Setup of alpha:
==> flow/design.v (excerpt) <==
module axis_matvec_mul #(
    parameter R=8, C=8, W_X=4, W_K=3,
    localparam W_Y = W_X + W_K + $clog2(C)
)(
    input  logic clk, rstn,
    output logic s_axis_kx_tready,
    input  logic s_axis_kx_tvalid,
    input  logic [R*C*W_K + C*W_X -1:0] s_axis_kx_tdata,
    input  logic m_axis_y_tready,
    output logic m_axis_y_tvalid,
    output logic [R*W_Y-1:0] m_axis_y_tdata
);
    typedef enum logic [2:0] {
        IDLE,
        LOAD_DATA,
        COMPUTING,
        RESULT_READY
    } state_t;
    state_t state, next_state;
    logic [R-1:0][C-1:0][W_K-1:0] k_reg;
    logic [C-1:0][W_X-1:0] x_reg;
    logic [R*W_Y-1:0] y_reg;
    logic computing;
    logic [$clog2(C+2)-1:0] compute_counter;
    always_ff @(posedge clk or negedge rstn) begin
        if (!rstn) begin
            state <= IDLE;
        end else begin
            state <= next_state;
        end
    end
    matvec_mul #(
        .R(R), .C(C), .W_X(W_X), .W_K(W_K)
    ) MATVEC (
        .clk(clk),
        .cen(computing),
        .k(k_reg),
        .x(x_reg),
        .y(y_reg)
    );
    always_comb begin
        next_state = state;
        case (state)
            IDLE: 
                if (s_axis_kx_tvalid && s_axis_kx_tready)
                    next_state = LOAD_DATA;
            LOAD_DATA:
                next_state = COMPUTING;
            COMPUTING: 
                if (compute_counter == C+1)
                    next_state = RESULT_READY;
            RESULT_READY:
                if (m_axis_y_tready)
                    next_state = IDLE;
        endcase
    end
  ...
Size: about 6800 cells after synthesis, ~1300 flip-flops, roughly 310 I/O pins, ~83000 um2 of cells after synthesis.
clock: 5.24 ns
lec_check: 0
cap_margin: 25
core_margin: 10
core_utilization: 49
cts_cluster_diameter: 105
min_routing_layer: met2
place_density_lb_addon: 0.06
slew_margin: 30
run.sh (not shown) runs the stock make flow with config.mk's settings and CLKGATE_MAP_FILE=.
Looking at the reports, alpha completed the entire flow and the layout it produced met the timing, DRC and antenna checks.
Edits applied to the flow inputs when going from alpha to epsilon:
Settings: CAP_MARGIN: 25 -> 20; PLACE_DENSITY_LB_ADDON: 0.06 -> unset; TNS_END_PERCENT: unset -> 25; SETUP_SLACK_MARGIN: unset -> 0.53; SLEW_MARGIN: 30 -> 20; MIN_ROUTING_LAYER: met2 -> unset; CTS_CLUSTER_DIAMETER: 105 -> 196; CORE_UTILIZATION: 49 -> 40; CORE_MARGIN: 10 -> 2; CORE_ASPECT_RATIO: unset -> 1.4; the clock period (ns, I/O delays scaled along): 5.24 -> 8.0.
==> comparison <==
- Number of global-route vias before repair of epsilon falls short of that of alpha by more than a quarter.
- Against alpha, epsilon comes in 78000 um higher on detailed-route wire length on metal 1.
- On total inserted antenna cells: epsilon sits below alpha.

---

axis_matvec_mul again, from the RTL that the note above started with.
Design axis_matvec_mul, start of the top module:
module axis_matvec_mul #(
    parameter R=8, C=8, W_X=4, W_K=3,
    localparam W_Y = W_X + W_K + $clog2(C)
)(
    input  logic clk, rstn,
    output logic s_axis_kx_tready,
    input  logic s_axis_kx_tvalid,
    input  logic [R*C*W_K + C*W_X -1:0] s_axis_kx_tdata,
    input  logic m_axis_y_tready,
    output logic m_axis_y_tvalid,
    output logic [R*W_Y-1:0] m_axis_y_tdata
);
Settings: LEC_CHECK=0, CAP_MARGIN=5, CORE_ASPECT_RATIO=0.92, CORE_MARGIN=2, CORE_UTILIZATION=72, CTS_CLUSTER_SIZE=45, PLACE_DENSITY=0.65, SETUP_SLACK_MARGIN=0.44, SLEW_MARGIN=20; clock period 2.38 ns.
The first run ran to the end with violations: setup timing.
Edit:
==> flow/config.mk (replaced) <==
export PLATFORM = sky130hd
export DESIGN_NAME = axis_matvec_mul
export DESIGN_NICKNAME = axis_matvec_mul
export VERILOG_FILES = /design/flow/design.v
export SDC_FILE = /design/flow/constraint.sdc
export NUM_CORES = 4
export LEC_CHECK = 0
export ABC_AREA = 1
export CAP_MARGIN = 20
export CORE_MARGIN = 2
export CORE_UTILIZATION = 72
export CTS_CLUSTER_DIAMETER = 226
export CTS_CLUSTER_SIZE = 10
export SETUP_SLACK_MARGIN = 0.53
export SLEW_MARGIN = 20
export TNS_END_PERCENT = 10
==> flow/constraint.sdc (replaced) <==
create_clock -name core_clock -period 1.88 [get_ports {clk}]
set_input_delay 0.3760 -clock core_clock [delete_from_list [all_inputs] [get_ports {clk}]]
set_output_delay 0.3760 -clock core_clock [all_outputs]
set_load 0.01 [all_outputs]
After rerunning:
- Now the flow aborted during 5_1_grt on GRT-0232
- area after synthesis climbs by 3.3%
- synthesized cell count climbs by 34%
- die size climbs by 3.3%
Edit:
==> flow/config.mk (replaced) <==
export PLATFORM = sky130hd
export DESIGN_NAME = axis_matvec_mul
export DESIGN_NICKNAME = axis_matvec_mul
export VERILOG_FILES = /design/flow/design.v
export SDC_FILE = /design/flow/constraint.sdc
export NUM_CORES = 4
export LEC_CHECK = 0
export CAP_MARGIN = 20
export CORE_MARGIN = 2
export CORE_UTILIZATION = 62
export SETUP_SLACK_MARGIN = 0.44
export SLEW_MARGIN = 20
==> flow/constraint.sdc (replaced) <==
create_clock -name core_clock -period 2.75 [get_ports {clk}]
set_input_delay 0.5500 -clock core_clock [delete_from_list [all_inputs] [get_ports {clk}]]
set_output_delay 0.5500 -clock core_clock [all_outputs]
set_load 0.01 [all_outputs]
After rerunning: This time the run produced a clean layout; synthesized area went down by 3.2%; synthesized cell count fell by 26%; die area grows by 12%.
Edit:
--- a/flow/config.mk
+++ b/flow/config.mk
@@ -8,5 +8,5 @@
 export CAP_MARGIN = 20
 export CORE_MARGIN = 2
-export CORE_UTILIZATION = 62
-export SETUP_SLACK_MARGIN = 0.44
+export CORE_UTILIZATION = 71
+export CTS_CLUSTER_SIZE = 36
 export SLEW_MARGIN = 20
==> flow/constraint.sdc (replaced) <==
create_clock -name core_clock -period 6.57 [get_ports {clk}]
set_input_delay 1.3140 -clock core_clock [delete_from_list [all_inputs] [get_ports {clk}]]
set_output_delay 1.3140 -clock core_clock [all_outputs]
set_load 0.01 [all_outputs]
=> Sequential share of layout area grows by 3.5 points; wire length decreases by 12%; clock skew shrinks by 0.0061 ns; synthesized cell count does not change.

---

The RTL this note starts from:
==> flow/design.v <==
module matvec_mul #(
    parameter R=8, C=8, W_X=8, W_K=8,
    localparam DEPTH = $clog2(C),
               W_M = W_X + W_K,
               W_Y = W_M + DEPTH
  )(  
    input  logic clk, cen,
    input  logic signed [R-1:0][C-1:0][W_K-1:0] k,
    input  logic signed        [C-1:0][W_X-1:0] x, 
    output logic signed        [R-1:0][W_Y-1:0] y
  );
  localparam C_PAD = 2**$clog2(C);
  logic signed [W_Y-1:0] tree [R][DEPTH+1][C_PAD];  
  logic signed [C_PAD-1:0][W_X-1:0] x_pad;
  logic signed [R-1:0][C_PAD-1:0][W_K-1:0] k_pad;      
  always_comb begin
    x_pad = '0;
    k_pad = '0;
    for (int i = 0; i < C; i++) begin
      x_pad[i] = x[i];
    end
    for (int i = 0; i < R; i++) begin
      for (int j = 0; j < C; j++) begin
        k_pad[i][j] = k[i][j];
      end
    end
  end
  genvar r, c, d, a;
  for (r=0; r<R; r=r+1) begin
    for (c=0; c<C_PAD; c=c+1)
      always_ff @(posedge clk)   
        if (cen) tree[r][0][c] <= $signed(k_pad[r][c]) * $signed(x_pad[c]);
    for (d=0; d<DEPTH; d=d+1)
      for (a=0; a<C_PAD/2**(d+1); a=a+1)
        always_ff @(posedge clk)   
          if (cen) tree[r][d+1][a] <= tree[r][d][2*a] + tree[r][d][2*a+1];
    assign y[r] = tree[r][DEPTH][0];
  end
endmodule
module axis_matvec_mul #(
    parameter R=8, C=8, W_X=4, W_K=3,
    localparam W_Y = W_X + W_K + $clog2(C)
)(
    input  logic clk, rstn,
    output logic s_axis_kx_tready,
    input  logic s_axis_kx_tvalid,
    input  logic [R*C*W_K + C*W_X -1:0] s_axis_kx_tdata,
    input  logic m_axis_y_tready,
    output logic m_axis_y_tvalid,
    output logic [R*W_Y-1:0] m_axis_y_tdata
);
    typedef enum logic [2:0] {
        IDLE,
        LOAD_DATA,
        COMPUTING,
        RESULT_READY
    } state_t;
    state_t state, next_state;
    logic [R-1:0][C-1:0][W_K-1:0] k_reg;
    logic [C-1:0][W_X-1:0] x_reg;
    logic [R*W_Y-1:0] y_reg;
    logic computing;
    logic [$clog2(C+2)-1:0] compute_counter;
    always_ff @(posedge clk or negedge rstn) begin
        if (!rstn) begin
            state <= IDLE;
        end else begin
            state <= next_state;
        end
    end
    matvec_mul #(
        .R(R), .C(C), .W_X(W_X), .W_K(W_K)
    ) MATVEC (
        .clk(clk),
        .cen(computing),
        .k(k_reg),
        .x(x_reg),
        .y(y_reg)
    );
    always_comb begin
        next_state = state;
        case (state)
            IDLE: 
                if (s_axis_kx_tvalid && s_axis_kx_tready)
                    next_state = LOAD_DATA;
            LOAD_DATA:
                next_state = COMPUTING;
            COMPUTING: 
                if (compute_counter == C+1)
                    next_state = RESULT_READY;
            RESULT_READY:
                if (m_axis_y_tready)
                    next_state = IDLE;
        endcase
    end
    always_ff @(posedge clk or negedge rstn) begin
        if (!rstn) begin
            k_reg <= '0;
            x_reg <= '0;
            computing <= 1'b0;
            compute_counter <= '0;
            m_axis_y_tvalid <= 1'b0;
            m_axis_y_tdata <= '0;
        end else begin
            case (state)
                IDLE: begin
                    compute_counter <= '0;
                    computing <= 1'b0;
                    if (s_axis_kx_tvalid && s_axis_kx_tready) begin
                        for (int r = 0; r < R; r++) begin
                            for (int c = 0; c < C; c++) begin
                                k_reg[r][c] <= s_axis_kx_tdata[(r*C + c)*W_K +: W_K];
                            end
                        end
                        for (int c = 0; c < C; c++) begin
                            x_reg[c] <= s_axis_kx_tdata[R*C*W_K + c*W_X +: W_X];
                        end
                    end
                end
                LOAD_DATA: begin
                    computing <= 1'b1;
                end
                COMPUTING: begin
                    compute_counter <= compute_counter + 1;
                    if (compute_counter == C+1) begin
                        m_axis_y_tdata <= y_reg;
                        m_axis_y_tvalid <= 1'b1;
                        computing <= 1'b0;
                    end
                end
                RESULT_READY: begin
                    if (m_axis_y_tready) begin
                        m_axis_y_tvalid <= 1'b0;
                    end
                end
            endcase
        end
    end
    assign s_axis_kx_tready = (state == IDLE);
endmodule
Settings: LEC_CHECK=0, CAP_MARGIN=40, CELL_PAD_IN_SITES_DETAIL_PLACEMENT=0, CORE_ASPECT_RATIO=1.4, CORE_MARGIN=10, CORE_UTILIZATION=40, CTS_CLUSTER_DIAMETER=196, GPL_ROUTABILITY_DRIVEN=0, HOLD_SLACK_MARGIN=0.14, MAX_ROUTING_LAYER=met4, MIN_ROUTING_LAYER=met2, SLEW_MARGIN=20, TNS_END_PERCENT=55; clock period 8.0 ns.
The first run completed without violations.
Next try:
==> flow/config.mk (replaced) <==
export PLATFORM = sky130hd
export DESIGN_NAME = axis_matvec_mul
export DESIGN_NICKNAME = axis_matvec_mul
export VERILOG_FILES = /design/flow/design.v
export SDC_FILE = /design/flow/constraint.sdc
export NUM_CORES = 4
export LEC_CHECK = 0
export ABC_AREA = 1
export CAP_MARGIN = 20
export CORE_MARGIN = 2
export CORE_UTILIZATION = 71
export CTS_CLUSTER_SIZE = 91
export SLEW_MARGIN = 20
==> flow/constraint.sdc (replaced) <==
create_clock -name core_clock -period 6.24 [get_ports {clk}]
set_input_delay 1.2480 -clock core_clock [delete_from_list [all_inputs] [get_ports {clk}]]
set_output_delay 1.2480 -clock core_clock [all_outputs]
set_load 0.01 [all_outputs]
=> The new run completed without violations; synthesized cell count climbs by a quarter to a third; clock skew shrinks by 0.068 ns; global-route usage rose by 7.9 points; area after synthesis grows by a few percent; worst setup slack got worse by 2.0 ns; via count is lower by a little under a tenth; final area went up slightly; first-iteration DRC count falls by well over a third; register-to-register slack got worse by 2.1 ns; routed wire length climbs by a little under a tenth; clock-buffer cell count shrinks by 15.
Next try:
--- a/flow/config.mk
+++ b/flow/config.mk
@@ -8 +7,0 @@
-export ABC_AREA = 1
@@ -11,2 +10,2 @@
-export CORE_UTILIZATION = 71
-export CTS_CLUSTER_SIZE = 91
+export CORE_UTILIZATION = 40
+export SETUP_SLACK_MARGIN = -0.14
==> flow/constraint.sdc (replaced) <==
create_clock -name core_clock -period 3.67 [get_ports {clk}]
set_input_delay 0.7340 -clock core_clock [delete_from_list [all_inputs] [get_ports {clk}]]
set_output_delay 0.7340 -clock core_clock [all_outputs]
set_load 0.01 [all_outputs]
- non-clock buffer count went up by 76
- routed wire length went down by 9.5%
- clock skew went up by 0.015 ns
- synthesized area went down by about 3.2%
Next try:
--- a/flow/config.mk
+++ b/flow/config.mk
@@ -7,0 +8 @@
+export ABC_AREA = 1
@@ -10,2 +11,4 @@
-export CORE_UTILIZATION = 40
-export SETUP_SLACK_MARGIN = -0.14
+export CORE_UTILIZATION = 72
+export CTS_CLUSTER_DIAMETER = 226
+export CTS_CLUSTER_SIZE = 10
+export SETUP_SLACK_MARGIN = 0.3
==> flow/constraint.sdc (replaced) <==
create_clock -name core_clock -period 1.88 [get_ports {clk}]
set_input_delay 0.3760 -clock core_clock [delete_from_list [all_inputs] [get_ports {clk}]]
set_output_delay 0.3760 -clock core_clock [all_outputs]
set_load 0.01 [all_outputs]
What happened: Now the flow produced a layout that fails on negative setup slack; hold slack is worse by 0.39 ns; setup slack is worse by 1.7 ns; first-iteration DRC count rises to 3.6 times its value; core utilization rises by 45 points; die size falls by 42%.
